==> inputs of job 1973 <==
// top_module
module top_module(
    input  wire        clkr,
    input  wire        rst,
    input  wire        rxr,
    input  wire [4:0]  btnr,
    output wire        spr,
    output wire [7:0]  hr,
    output wire [7:0]  mr,
    output wire [4:0]  date,
    output wire [4:0]  month,
    output wire [7:0]  year,
    output wire [6:0]  seg,
    output wire [3:0]  an,
    output wire        dp
);
clock: 7.43 ns
lec_check: 0
abc_area: 1
cap_margin: 20
core_aspect_ratio: 0.5
core_margin: 2
core_utilization: 72
cts_cluster_diameter: 344
cts_cluster_size: 97
hold_slack_margin: 0.29
place_density: 0.36
setup_slack_margin: 0.46
slew_margin: 20
tns_end_percent: 5
run.sh (not shown) runs the stock make flow with config.mk's settings and CLKGATE_MAP_FILE=.
==> inputs of job 1228, as changes to job 1973 <==
==> flow/config.mk (replaced) <==
export PLATFORM = sky130hd
export DESIGN_NAME = top_module
export DESIGN_NICKNAME = top_module
export VERILOG_FILES = /design/flow/design.v
export SDC_FILE = /design/flow/constraint.sdc
export NUM_CORES = 4
export LEC_CHECK = 0
export CAP_MARGIN = 20
export CORE_MARGIN = 2
export CORE_UTILIZATION = 40
export SLEW_MARGIN = 20
==> flow/constraint.sdc (replaced) <==
create_clock -name core_clock -period 10.0 [get_ports {clkr}]
set_input_delay 2.0000 -clock core_clock [delete_from_list [all_inputs] [get_ports {clkr}]]
set_output_delay 2.0000 -clock core_clock [all_outputs]
set_load 0.01 [all_outputs]
==> notes <==
In job 1228 the die area is larger than in job 1973, by about 80%.
In job 1973 the cell count is higher than in job 1228, by about 6.4%.
Against job 1973, the power of job 1228 is lower by about 43%.
Sequential power: job 1228 is lower than job 1973 (26%).
Between job 1228 and job 1973, the lower critical path depth is in job 1228 (gap 16).

---

==> 08-10: inputs <==
==> flow/design.v <==
`timescale 1ns / 1ps
module top_module(
    input  wire        clkr,
    input  wire        rst,
    input  wire        rxr,
    input  wire [4:0]  btnr,
    output wire        spr,
    output wire [7:0]  hr,
    output wire [7:0]  mr,
    output wire [4:0]  date,
    output wire [4:0]  month,
    output wire [7:0]  year,
    output wire [6:0]  seg,
    output wire [3:0]  an,
    output wire        dp
);
    reg [4:0] btnr_prev;
    reg [4:0] btnr_sync;
    wire btn_time_edge;
    wire btn_date_edge;
    wire btn_stopwatch;
    wire btn_sw_reset;       
    wire btn_sw_startstop;   
    always @(posedge clkr) begin
        if (rst) begin
            btnr_sync <= 5'b0;
            btnr_prev <= 5'b0;
        end else begin
            btnr_sync <= btnr;
            btnr_prev <= btnr_sync;
        end
    end
    assign btn_time_edge = btnr_sync[0] && !btnr_prev[0];
    assign btn_date_edge = btnr_sync[1] && !btnr_prev[1];
    assign btn_stopwatch = btnr_sync[2];   
    assign btn_sw_reset = btnr_sync[3] && !btnr_prev[3];      
    assign btn_sw_startstop = btnr_sync[4] && !btnr_prev[4];  
    reg tx_start;
    reg [7:0] tx_data;
    wire tx_busy;
    wire tx_out;
    uart_tx #(
        .BAUD_RATE(9600),
        .CLOCK_FREQ(153_600)
    ) uart_tx_inst (
        .clk(clkr),
        .rst(rst),
        .tx_start(tx_start),
        .tx_data(tx_data),
        .tx(tx_out),
        .tx_busy(tx_busy)
    );
    assign spr = tx_out;
    reg [1:0] tx_state;
    localparam TX_IDLE = 0, TX_WAIT_BUSY = 1, TX_WAIT_DONE = 2;
    always @(posedge clkr) begin
        if (rst) begin
            tx_state <= TX_IDLE;
            tx_start <= 0;
        end else
        case(tx_state)
            TX_IDLE: begin
                tx_start <= 0;
                if (btn_time_edge) begin
                    tx_data <= 8'd0;
                    tx_start <= 1;
                    tx_state <= TX_WAIT_BUSY;
                end
                else if (btn_date_edge) begin
                    tx_data <= 8'd1;
                    tx_start <= 1;
                    tx_state <= TX_WAIT_BUSY;
                end
            end
            TX_WAIT_BUSY: begin
                tx_start <= 0;
                if (tx_busy) begin
                    tx_state <= TX_WAIT_DONE;
                end
            end
            TX_WAIT_DONE: begin
                if (!tx_busy) begin
                    tx_state <= TX_IDLE;
                end
            end
            default: tx_state <= TX_IDLE;
        endcase
    end
    wire rx_ready;
    wire [7:0] rx_data;
    uart_rx #(
        .BAUD_RATE(9600),
        .CLOCK_FREQ(153_600)
    ) uart_rx_inst (
        .clk(clkr),
        .rst(rst),
        .rx(rxr),
        .rx_ready(rx_ready),
        .rx_data(rx_data)
    );
    reg [2:0] rx_state;
    reg [1:0] byte_count;
    localparam RX_IDLE = 0, RX_TIME = 1, RX_DATE = 2;
    reg [7:0] hr_reg, mr_reg, sec_reg;
    reg [4:0] date_reg, month_reg;
    reg [7:0] year_reg;
    assign hr = hr_reg;
    assign mr = mr_reg;
    assign date = date_reg;
    assign month = month_reg;
    assign year = year_reg;
    reg [9:0] clk_1hz_counter;
    reg clk_1hz_pulse;
    always @(posedge clkr) begin
        if (rst) begin
            clk_1hz_counter <= 0;
            clk_1hz_pulse <= 0;
        end else if (clk_1hz_counter == 1_000 - 1) begin
            clk_1hz_counter <= 0;
            clk_1hz_pulse <= 1;
        end else begin
            clk_1hz_counter <= clk_1hz_counter + 1;
            clk_1hz_pulse <= 0;
        end
    end
    always @(posedge clkr) begin
        if (rst) begin
            rx_state <= RX_IDLE;
            byte_count <= 0;
            hr_reg <= 0;
            mr_reg <= 0;
            sec_reg <= 0;
            date_reg <= 0;
            month_reg <= 0;
            year_reg <= 0;
        end else
        case(rx_state)
            RX_IDLE: begin
                byte_count <= 0;
                if (btn_time_edge) begin
                    rx_state <= RX_TIME;
                end
                else if (btn_date_edge) begin
                    rx_state <= RX_DATE;
                end
                else if (clk_1hz_pulse) begin
                    if (sec_reg == 59) begin
                        sec_reg <= 0;
                        if (mr_reg == 59) begin
                            mr_reg <= 0;
                            if (hr_reg == 23) begin
                                hr_reg <= 0;
                            end else begin
                                hr_reg <= hr_reg + 1;
                            end
                        end else begin
                            mr_reg <= mr_reg + 1;
                        end
                    end else begin
                        sec_reg <= sec_reg + 1;
                    end
                end
            end
            RX_TIME: begin
                if (rx_ready) begin
                    case(byte_count)
                        2'd0: hr_reg <= rx_data;
                        2'd1: mr_reg <= rx_data;
                        2'd2: sec_reg <= rx_data;
                    endcase
                    if (byte_count == 2'd2) begin
                        rx_state <= RX_IDLE;
                    end else begin
                        byte_count <= byte_count + 1;
                    end
                end
            end
            RX_DATE: begin
                if (rx_ready) begin
                    case(byte_count)
                        2'd0: date_reg <= rx_data[4:0];
                        2'd1: month_reg <= rx_data[4:0];
                        2'd2: year_reg <= rx_data;
                    endcase
                    if (byte_count == 2'd2) begin
                        rx_state <= RX_IDLE;
                    end else begin
                        byte_count <= byte_count + 1;
                    end
                end
            end
            default: rx_state <= RX_IDLE;
        endcase
    end
    wire [6:0] seg_sw;
    wire [3:0] an_sw;
    wire dp_sw;
    stopwatch_simple sw_inst (
        .CLK100MHZ(clkr),
        .rst(rst),
        .btn_reset(btn_sw_reset),
        .btn_startstop(btn_sw_startstop),
        .seg(seg_sw),
        .an(an_sw),
        .dp(dp_sw)
    );
    wire [6:0] seg_time;
    wire [3:0] an_time;
    wire dp_time;
    reg display_mode;
    always @(posedge clkr) begin
        if (rst) begin
            display_mode <= 0;
        end else if (btn_time_edge) begin
            display_mode <= 0;   
        end else if (btn_date_edge) begin
            display_mode <= 1;   
        end
    end
    seven_seg_display display_inst (
        .clk(clkr),
        .rst(rst),
        .hr(hr_reg),
        .mr(mr_reg),
        .date(date_reg),
        .month(month_reg),
        .mode(display_mode),
        .seg(seg_time),
        .an(an_time),
        .dp(dp_time)
    );
    assign seg = btn_stopwatch ? seg_sw : seg_time;
    assign an = btn_stopwatch ? an_sw : an_time;
    assign dp = btn_stopwatch ? dp_sw : dp_time;
endmodule
module seven_seg_display(
    input wire clk,
    input wire rst,
    input wire [7:0] hr,
    input wire [7:0] mr,
    input wire [4:0] date,
    input wire [4:0] month,
    input wire mode,   
    output reg [6:0] seg,
    output reg [3:0] an,
    output wire dp
);
    assign dp = 1'b1;   
    wire [3:0] hr_tens = hr / 10;
    wire [3:0] hr_ones = hr % 10;
    wire [3:0] mr_tens = mr / 10;
    wire [3:0] mr_ones = mr % 10;
    wire [3:0] date_tens = date / 10;
    wire [3:0] date_ones = date % 10;
    wire [3:0] month_tens = month / 10;
    wire [3:0] month_ones = month % 10;
    reg [1:0] digit_select;
    reg [5:0] refresh_counter;
    always @(posedge clk) begin
        if (rst) begin
            refresh_counter <= 0;
            digit_select <= 0;
        end else begin
        refresh_counter <= refresh_counter + 1;
        if (refresh_counter == 50) begin
            refresh_counter <= 0;
            digit_select <= digit_select + 1;
        end
        end
    end
    reg [3:0] bcd_digit;
    always @(*) begin
        if (mode == 0) begin
            case(digit_select)
                2'b00: begin an = 4'b1110; bcd_digit = mr_ones; end
                2'b01: begin an = 4'b1101; bcd_digit = mr_tens; end
                2'b10: begin an = 4'b1011; bcd_digit = hr_ones; end
                2'b11: begin an = 4'b0111; bcd_digit = hr_tens; end
            endcase
        end else begin
            case(digit_select)
                2'b00: begin an = 4'b1110; bcd_digit = month_ones; end
                2'b01: begin an = 4'b1101; bcd_digit = month_tens; end
                2'b10: begin an = 4'b1011; bcd_digit = date_ones; end
                2'b11: begin an = 4'b0111; bcd_digit = date_tens; end
            endcase
        end
    end
    always @(*) begin
        case(bcd_digit)
            4'd0: seg = 7'b1000000;
            4'd1: seg = 7'b1111001;
            4'd2: seg = 7'b0100100;
            4'd3: seg = 7'b0110000;
            4'd4: seg = 7'b0011001;
            4'd5: seg = 7'b0010010;
            4'd6: seg = 7'b0000010;
            4'd7: seg = 7'b1111000;
            4'd8: seg = 7'b0000000;
            4'd9: seg = 7'b0010000;
            default: seg = 7'b1111111;
        endcase
    end
endmodule
module uart_tx #(
    parameter BAUD_RATE = 9600,
    parameter CLOCK_FREQ = 100_000_000
)(
    input wire clk,
    input wire rst,
    input wire tx_start,
    input wire [7:0] tx_data,
    output reg tx,
    output reg tx_busy
);
    localparam integer CLK_PER_BIT = CLOCK_FREQ / BAUD_RATE;
    reg [3:0] clk_count;
    reg [3:0] bit_index;
    reg [7:0] tx_data_reg;
    reg [2:0] state;
    localparam IDLE = 3'd0;
    localparam START_BIT = 3'd1;
    localparam DATA_BITS = 3'd2;
    localparam STOP_BIT = 3'd3;
    always @(posedge clk) begin
        if (rst) begin
            tx <= 1'b1;
            tx_busy <= 1'b0;
            state <= IDLE;
            clk_count <= 0;
            bit_index <= 0;
        end else
        case(state)
            IDLE: begin
                tx <= 1'b1;
                clk_count <= 0;
                bit_index <= 0;
                tx_busy <= 1'b0;
                if (tx_start) begin
                    tx_data_reg <= tx_data;
                    tx_busy <= 1'b1;
                    state <= START_BIT;
                end
            end
            START_BIT: begin
                tx <= 1'b0;
                if (clk_count < CLK_PER_BIT - 1) begin
                    clk_count <= clk_count + 1;
                end else begin
                    clk_count <= 0;
                    state <= DATA_BITS;
                end
            end
            DATA_BITS: begin
                tx <= tx_data_reg[bit_index];
                if (clk_count < CLK_PER_BIT - 1) begin
                    clk_count <= clk_count + 1;
                end else begin
                    clk_count <= 0;
                    if (bit_index < 7) begin
                        bit_index <= bit_index + 1;
                    end else begin
                        bit_index <= 0;
                        state <= STOP_BIT;
                    end
                end
            end
            STOP_BIT: begin
                tx <= 1'b1;
                if (clk_count < CLK_PER_BIT - 1) begin
                    clk_count <= clk_count + 1;
                end else begin
                    clk_count <= 0;
                    state <= IDLE;
                end
            end
            default: state <= IDLE;
        endcase
    end
endmodule
module uart_rx #(
    parameter BAUD_RATE = 9600,
    parameter CLOCK_FREQ = 100_000_000
)(
    input wire clk,
    input wire rst,
    input wire rx,
    output reg rx_ready,
    output reg [7:0] rx_data
);
    localparam integer CLK_PER_BIT = CLOCK_FREQ / BAUD_RATE;
    reg [3:0] clk_count;
    reg [3:0] bit_index;
    reg [7:0] rx_data_reg;
    reg [2:0] state;
    reg rx_sync, rx_prev;
    localparam IDLE = 3'd0;
    localparam START_BIT = 3'd1;
    localparam DATA_BITS = 3'd2;
    localparam STOP_BIT = 3'd3;
    always @(posedge clk) begin
        if (rst) begin
            rx_sync <= 1'b1;
            rx_prev <= 1'b1;
        end else begin
            rx_sync <= rx;
            rx_prev <= rx_sync;
        end
    end
    always @(posedge clk) begin
        rx_ready <= 1'b0;
        if (rst) begin
            rx_data <= 8'd0;
            state <= IDLE;
            clk_count <= 0;
            bit_index <= 0;
        end else
        case(state)
            IDLE: begin
                clk_count <= 0;
                bit_index <= 0;
                if (rx_prev == 1'b1 && rx_sync == 1'b0) begin
                    state <= START_BIT;
                end
            end
            START_BIT: begin
                if (clk_count < (CLK_PER_BIT / 2) - 1) begin
                    clk_count <= clk_count + 1;
                end else begin
                    clk_count <= 0;
                    if (rx_sync == 1'b0) begin
                        state <= DATA_BITS;
                    end else begin
                        state <= IDLE;
                    end
                end
            end
            DATA_BITS: begin
                if (clk_count < CLK_PER_BIT - 1) begin
                    clk_count <= clk_count + 1;
                end else begin
                    clk_count <= 0;
                    rx_data_reg[bit_index] <= rx_sync;
                    if (bit_index < 7) begin
                        bit_index <= bit_index + 1;
                    end else begin
                        bit_index <= 0;
                        state <= STOP_BIT;
                    end
                end
            end
            STOP_BIT: begin
                if (clk_count < CLK_PER_BIT - 1) begin
                    clk_count <= clk_count + 1;
                end else begin
                    clk_count <= 0;
                    rx_ready <= 1'b1;
                    rx_data <= rx_data_reg;
                    state <= IDLE;
                end
            end
            default: state <= IDLE;
        endcase
    end
endmodule
module stopwatch_simple(
    input  wire CLK100MHZ,
    input  wire rst,
    input  wire btn_reset,       
    input  wire btn_startstop,   
    output reg  [6:0] seg,
    output reg  [3:0] an,
    output wire dp
);
    assign dp = 1'b1;   
    reg running;
    always @(posedge CLK100MHZ) begin
        if (rst || btn_reset) begin
            running <= 0;   
        end else if (btn_startstop) begin
            running <= ~running;   
        end
    end
    reg [6:0] cnt;
    reg tick_10hz;
    always @(posedge CLK100MHZ) begin
        if (rst) begin
            cnt <= 0;
            tick_10hz <= 0;
        end else if (cnt == 100 - 1) begin   
            cnt <= 0;
            tick_10hz <= 1;
        end else begin
            cnt <= cnt + 1;
            tick_10hz <= 0;
        end
    end
    reg [5:0] seconds;   
    reg [5:0] minutes;   
    reg [3:0] centisec;  
    always @(posedge CLK100MHZ) begin
        if (rst || btn_reset) begin
            seconds <= 0;
            minutes <= 0;
            centisec <= 0;
        end else if (running && tick_10hz) begin
            if (centisec == 9) begin
                centisec <= 0;
                if (seconds == 59) begin
                    seconds <= 0;
                    if (minutes == 59) begin
                        minutes <= 0;
                    end else begin
                        minutes <= minutes + 1;
                    end
                end else begin
                    seconds <= seconds + 1;
                end
            end else begin
                centisec <= centisec + 1;
            end
        end
    end
    wire [3:0] s1 = seconds % 10;
    wire [3:0] s10 = seconds / 10;
    wire [3:0] m1 = minutes % 10;
    wire [3:0] m10 = minutes / 10;
    reg [1:0] sel;
    reg [5:0] refresh_cnt;
    always @(posedge CLK100MHZ) begin
        if (rst) begin
            refresh_cnt <= 0;
            sel <= 0;
        end else begin
        refresh_cnt <= refresh_cnt + 1;
        if (refresh_cnt == 50) begin
            refresh_cnt <= 0;
            sel <= sel + 1;
        end
        end
    end
    reg [3:0] digit;
    always @(*) begin
        case(sel)
            2'b00: begin an = 4'b1110; digit = s1; end    
            2'b01: begin an = 4'b1101; digit = s10; end   
            2'b10: begin an = 4'b1011; digit = m1; end    
            2'b11: begin an = 4'b0111; digit = m10; end   
        endcase
    end
    always @(*) begin
        case(digit)
            4'd0: seg = 7'b1000000;
            4'd1: seg = 7'b1111001;
            4'd2: seg = 7'b0100100;
            4'd3: seg = 7'b0110000;
            4'd4: seg = 7'b0011001;
            4'd5: seg = 7'b0010010;
            4'd6: seg = 7'b0000010;
            4'd7: seg = 7'b1111000;
            4'd8: seg = 7'b0000000;
            4'd9: seg = 7'b0010000;
            default: seg = 7'b1111111;
        endcase
    end
endmodule
==> flow/run.sh <==
#!/bin/bash
# the make line also repeats each setting of config.mk as NAME=value (left out here)
make -C /OpenROAD-flow-scripts/flow DESIGN_CONFIG=/design/flow/config.mk WORK_HOME=/design/flow/orfs CLKGATE_MAP_FILE= finish
==> flow/config.mk <==
export PLATFORM = sky130hd
export DESIGN_NAME = top_module
export DESIGN_NICKNAME = top_module
export VERILOG_FILES = /design/flow/design.v
export SDC_FILE = /design/flow/constraint.sdc
export NUM_CORES = 4
export LEC_CHECK = 0
export CAP_MARGIN = 0
export CORE_MARGIN = 2
export CORE_UTILIZATION = 71
export CTS_CLUSTER_DIAMETER = 357
export CTS_CLUSTER_SIZE = 50
export PLACE_DENSITY_LB_ADDON = 0.0
export SETUP_SLACK_MARGIN = -0.62
export SLEW_MARGIN = 20
==> flow/constraint.sdc <==
create_clock -name core_clock -period 7.82 [get_ports {clkr}]
set_input_delay 1.5640 -clock core_clock [delete_from_list [all_inputs] [get_ports {clkr}]]
set_output_delay 1.5640 -clock core_clock [all_outputs]
set_load 0.01 [all_outputs]
==> inputs of 07-21, as changes to 08-10 <==
- CAP_MARGIN: 0 -> 20
- CORE_UTILIZATION: 71 -> 58
- CTS_CLUSTER_DIAMETER: 357 -> 400
- CTS_CLUSTER_SIZE: 50 -> 99
- PLACE_DENSITY_LB_ADDON: 0.0 -> default
- SETUP_SLACK_MARGIN: -0.62 -> default
==> flow/constraint.sdc (replaced) <==
create_clock -name core_clock -period 10.0 [get_ports {clkr}]
set_input_delay 2.0000 -clock core_clock [delete_from_list [all_inputs] [get_ports {clkr}]]
set_output_delay 2.0000 -clock core_clock [all_outputs]
set_load 0.01 [all_outputs]
==> comparison <==
07-21 ran to the end with no violations. 08-10 finished with negative setup slack left.
Of 07-21 and 08-10, 07-21 has the higher count of clock-buffer cells in the layout (gap 2).
Of 08-10 and 07-21, 08-10 has the higher power (gap 29%, measured against 07-21).
Of 07-21 and 08-10, 08-10 has the higher clock power (gap about 23%, measured against 08-10).
Between 07-21 and 08-10, the lower global-route usage is in 07-21 (gap 5.9 points).
Flip-flop count is the same in 08-10 and 07-21.
In 07-21 the first-iteration DRC count is lower than in 08-10, by about 40%.
In synthesized cell count, 08-10 and 07-21 do not differ.
Of 07-21 and 08-10, 07-21 has the higher critical path depth (gap 4).
No activity file was given, so power comes from the tool's default toggle rates.
